== run A ==
==> flow/design.v (excerpt) <==
module MBF(CLK, RESET, IN_VALID, IN_DATA, X_DATA, Y_DATA, OUT_VALID);
Settings: LEC_CHECK=0, ABC_AREA=0, CAP_MARGIN=20, CELL_PAD_IN_SITES_DETAIL_PLACEMENT=0, CORE_ASPECT_RATIO=0.69, CORE_MARGIN=2, CORE_UTILIZATION=35, CTS_CLUSTER_SIZE=87, GPL_ROUTABILITY_DRIVEN=0, GPL_TIMING_DRIVEN=1, MAX_ROUTING_LAYER=met4, MIN_ROUTING_LAYER=met2, SLEW_MARGIN=20; clock period 9.2 ns.
run.sh (not shown) runs the stock make flow with config.mk's settings and CLKGATE_MAP_FILE=.
Run A went all the way through synthesis, placement and routing and the layout is clean on timing, DRC and antenna.
#### Input delta (run B over run A)
- CELL_PAD_IN_SITES_DETAIL_PLACEMENT removed (was 0)
- HOLD_SLACK_MARGIN newly set to 0.15
- TNS_END_PERCENT newly set to 45
- MIN_ROUTING_LAYER removed (was met2)
- CORE_ASPECT_RATIO removed (was 0.69)
- GPL_TIMING_DRIVEN removed (was 1)
- CORE_UTILIZATION changed from 35 to 21
- ABC_AREA removed (was 0)
- SETUP_SLACK_MARGIN newly set to 1.63
- CTS_CLUSTER_SIZE removed (was 87)
- CTS_CLUSTER_DIAMETER newly set to 41
- the clock period (ns, I/O delays scaled along) changed from 9.2 to 11.1
==> results <==
Delta (run B minus run A): final non-filler cell total grew by 19%.
On setup slack: run B sits above run A.
On worst hold margin, run B and run A are neck and neck.
Total routing resource utilization after global routing down 17 points in run B wrt run A
Via count, run B and run A: lower on run B
Run B against run A: synthesis-to-layout area growth went up by 4.1 points; initial antenna violation count went down by 3; final area went up by 3.7%.
Inputs modified between run B and run C:
- changing CTS_CLUSTER_DIAMETER from 41 to 400
- changing TNS_END_PERCENT from 45 to 10
- removing SETUP_SLACK_MARGIN (formerly 1.63)
- removing GPL_ROUTABILITY_DRIVEN (formerly 0)
- removing HOLD_SLACK_MARGIN (formerly 0.15)
- removing MAX_ROUTING_LAYER (formerly met4)
- changing CORE_UTILIZATION from 21 to 72
- setting ABC_AREA to 1 for the first time
- changing the clock period (ns, I/O delays scaled along) from 11.1 to 3.91
--- outcome ---
The flow for run C finished, though final verification flagged negative setup slack. The filler-free cell count of the finished design in run B is 1.20 times that in run C. Run C — via count of the routed design 29% higher, run B as reference. Area after synthesis: run C vs run B up 3.3%. Summary of run C over run B: clock period minus final worst setup slack now sits lower; global-route usage shows an increase of 30 points. Re total routed wirelength: run C is 26% up on run B. Post-synthesis net count: run B and run C compared, higher one is run C.
The following lists how run D was set up differently from run C:
- SETUP_SLACK_MARGIN now 1.07, previously not set
- TNS_END_PERCENT now 5, was 10
- CTS_CLUSTER_DIAMETER no longer set, was 400
- CTS_CLUSTER_SIZE now 10, previously not set
- the clock period (ns, I/O delays scaled along) now 3.73, was 3.91
Setup WNS run C -> run D: worse
Row depth of the worst register-to-register path: run D lower / run C higher
The post-route non-filler standard cell count was comparable across run D and run C.
On core occupancy in the finished layout: run D sits above run C.
Run D completed end to end; final checks failed (max-capacitance violations, negative setup slack).
Insertion delay at the late pin of the worst-skew pair | run D above run C
Of run D and run C, the lower overall track demand over capacity in global routing belongs to run C.
Changes observed in run D relative to run C: clock-buffer cell count shows a reduction of 2; final area now larger.

========
run 1:
MBF again, from the RTL that the note above started with.
make LEC_CHECK=0 ABC_AREA=0 CAP_MARGIN=20 CELL_PAD_IN_SITES_DETAIL_PLACEMENT=2 CORE_ASPECT_RATIO=1.78 CORE_MARGIN=4 CORE_UTILIZATION=69 CTS_CLUSTER_DIAMETER=131 GPL_ROUTABILITY_DRIVEN=0 HOLD_SLACK_MARGIN=0.25 MAX_ROUTING_LAYER=met4 MIN_ROUTING_LAYER=met1 PLACE_DENSITY_LB_ADDON=0.02 SETUP_SLACK_MARGIN=1.62 SLEW_MARGIN=20 finish   # period 5.98 ns
Run 1 did not make it past detailed placement (3_5_place_dp), where a tool error ended it.
Changes in run 2 relative to run 1:
# run 1
export LEC_CHECK = 0
export ABC_AREA = 0
export CAP_MARGIN = 20
export CELL_PAD_IN_SITES_DETAIL_PLACEMENT = 2
export CORE_ASPECT_RATIO = 1.78
export CORE_MARGIN = 4
export CORE_UTILIZATION = 69
export CTS_CLUSTER_DIAMETER = 131
export GPL_ROUTABILITY_DRIVEN = 0
export HOLD_SLACK_MARGIN = 0.25
export MAX_ROUTING_LAYER = met4
export MIN_ROUTING_LAYER = met1
export PLACE_DENSITY_LB_ADDON = 0.02
export SETUP_SLACK_MARGIN = 1.62
export SLEW_MARGIN = 20
create_clock -name core_clock -period 5.98 [get_ports {CLK}]
# run 2
export LEC_CHECK = 0
export CAP_MARGIN = 20
export CELL_PAD_IN_SITES_DETAIL_PLACEMENT = 2
export CORE_MARGIN = 4
export CORE_UTILIZATION = 40
export CTS_CLUSTER_DIAMETER = 184
export GPL_ROUTABILITY_DRIVEN = 0
export PLACE_DENSITY_LB_ADDON = 0.02
export SETUP_SLACK_MARGIN = 1.62
export SLEW_MARGIN = 20
create_clock -name core_clock -period 5.98 [get_ports {CLK}]
==> results <==
- Run 2 finished every stage; the final checks, however, were not passed, the failures being negative setup slack.
- FAIL run 1 @ detailed placement (3_5_place_dp): tool exited with error
- Reported for run 1 and run 2, synthesized-area fraction occupied by xor and xnor cells turned out identical to the last digit.
- Diff run 1 -> run 2: area fraction in and, or, nand and nor cells held; die size went up about 70%.
- As far as netlist area before placement goes, run 2 and run 1 are indistinguishable; the numbers are identical.
- Compared with run 1, in run 2 number of primary I/O pins has remained practically unchanged; vertical extent of the die fell 1.5%.
diff inputs: run 2 => run 3
# run 2
export LEC_CHECK = 0
export CAP_MARGIN = 20
export CELL_PAD_IN_SITES_DETAIL_PLACEMENT = 2
export CORE_MARGIN = 4
export CORE_UTILIZATION = 40
export CTS_CLUSTER_DIAMETER = 184
export GPL_ROUTABILITY_DRIVEN = 0
export PLACE_DENSITY_LB_ADDON = 0.02
export SETUP_SLACK_MARGIN = 1.62
export SLEW_MARGIN = 20
create_clock -name core_clock -period 5.98 [get_ports {CLK}]
# run 3
export LEC_CHECK = 0
export CAP_MARGIN = 20
export CORE_MARGIN = 2
export CORE_UTILIZATION = 68
export SLEW_MARGIN = 20
create_clock -name core_clock -period 5.68 [get_ports {CLK}]
Notes after the runs:
Nothing crashed in run 2 and all stages finished; the problem is that the final layout failed, the offending checks being negative setup slack. Run 3: flow complete, layout not clean; failing: negative setup slack. Run 3 vs. run 2: post-detailed-placement half-perimeter wirelength fell by about 23%; number of antenna violations at the first check in global routing fell by 1; via count of the first global-routing pass fell by 3760. Layout overhead on the synthesized area down 6.3 points in run 3 wrt run 2. Going from run 2 to run 3, the count of clock buffers in the final design was found to have gone down by 4. From run 2 to run 3 the numbers moved as follows: die size down about 40%; routed wire length -24%. Row post-layout utilization of the core: run 3 higher / run 2 lower. On worst hold slack, run 3 and run 2 are basically level.
Changes in run 4 relative to run 3:
# run 3
export LEC_CHECK = 0
export CAP_MARGIN = 20
export CORE_MARGIN = 2
export CORE_UTILIZATION = 68
export SLEW_MARGIN = 20
create_clock -name core_clock -period 5.68 [get_ports {CLK}]
# run 4
export LEC_CHECK = 0
export ABC_AREA = 1
export CAP_MARGIN = 20
export CORE_MARGIN = 2
export CORE_UTILIZATION = 72
export CTS_CLUSTER_SIZE = 98
export SETUP_SLACK_MARGIN = 0.62
export SLEW_MARGIN = 20
export TNS_END_PERCENT = 5
create_clock -name core_clock -period 3.73 [get_ports {CLK}]
==> results <==
Complete run, failing final checks: run 4, reason negative setup slack. | run 3 | all stages done | FAIL | negative setup slack |. In run 4, the critical path depth came out 2 below the value in run 3. met4 as the highest routed metal layer was reported by run 3, and met5 by run 4. Changes observed in run 4 relative to run 3: final critical-path setup slack down 930 ps, data required time of the worst path dropped 1870 ps, cell area after layout picked up an extra about 7%, wire length reported by the detailed router now larger.
Edits applied to the flow inputs when going from run 4 to run 5:
# run 4
export LEC_CHECK = 0
export ABC_AREA = 1
export CAP_MARGIN = 20
export CORE_MARGIN = 2
export CORE_UTILIZATION = 72
export CTS_CLUSTER_SIZE = 98
export SETUP_SLACK_MARGIN = 0.62
export SLEW_MARGIN = 20
export TNS_END_PERCENT = 5
create_clock -name core_clock -period 3.73 [get_ports {CLK}]
# run 5
export LEC_CHECK = 0
export CAP_MARGIN = 20
export CORE_MARGIN = 2
export CORE_UTILIZATION = 40
export SLEW_MARGIN = 20
create_clock -name core_clock -period 6.72 [get_ports {CLK}]
Results
On run 5: via count of the first global-routing pass is 9468 lower than what run 4 gave.
Diff run 4 -> run 5: buffers plus inverters on the worst setup path has increased; area of combinational cells with multiple inputs has decreased; number of antenna violations at the first check in global routing has decreased.
Run 5 ended with every stage complete and zero timing, DRC or antenna violations.
Sequential share of layout area: run 5 higher than run 4
Required time of the critical path | run 5 above run 4
Height of the chip for run 5: about 30% up relative to run 4
Against run 4, run 5 reports a share of synthesized area occupied by flip-flops and latches that is higher.
Relative to run 4, the final cell area reported for run 5 is lower.
Count of clock-buffer cells in the layout delta for run 5 relative to run 4: 15% higher
On hold slack, run 5 and run 4 are neck and neck.
### run 5 -> run 6
# run 5
export LEC_CHECK = 0
export CAP_MARGIN = 20
export CORE_MARGIN = 2
export CORE_UTILIZATION = 40
export SLEW_MARGIN = 20
create_clock -name core_clock -period 6.72 [get_ports {CLK}]
# run 6
export LEC_CHECK = 0
export CAP_MARGIN = 20
export CORE_MARGIN = 2
export CORE_UTILIZATION = 40
export HOLD_SLACK_MARGIN = 0.15
export SLEW_MARGIN = 20
export TNS_END_PERCENT = 45
create_clock -name core_clock -period 11.1 [get_ports {CLK}]
### Flow results
- Compared with run 5, in run 6 normalized max-slew margin now sits lower; share of the cycle needed by the critical path after routing lower; summed area of non-filler cells in the final layout went down about 1.4%.
- From run 6 to run 5, I/O pin count did not move at all.
- There was hardly any difference in worst hold slack between run 5 and run 6.
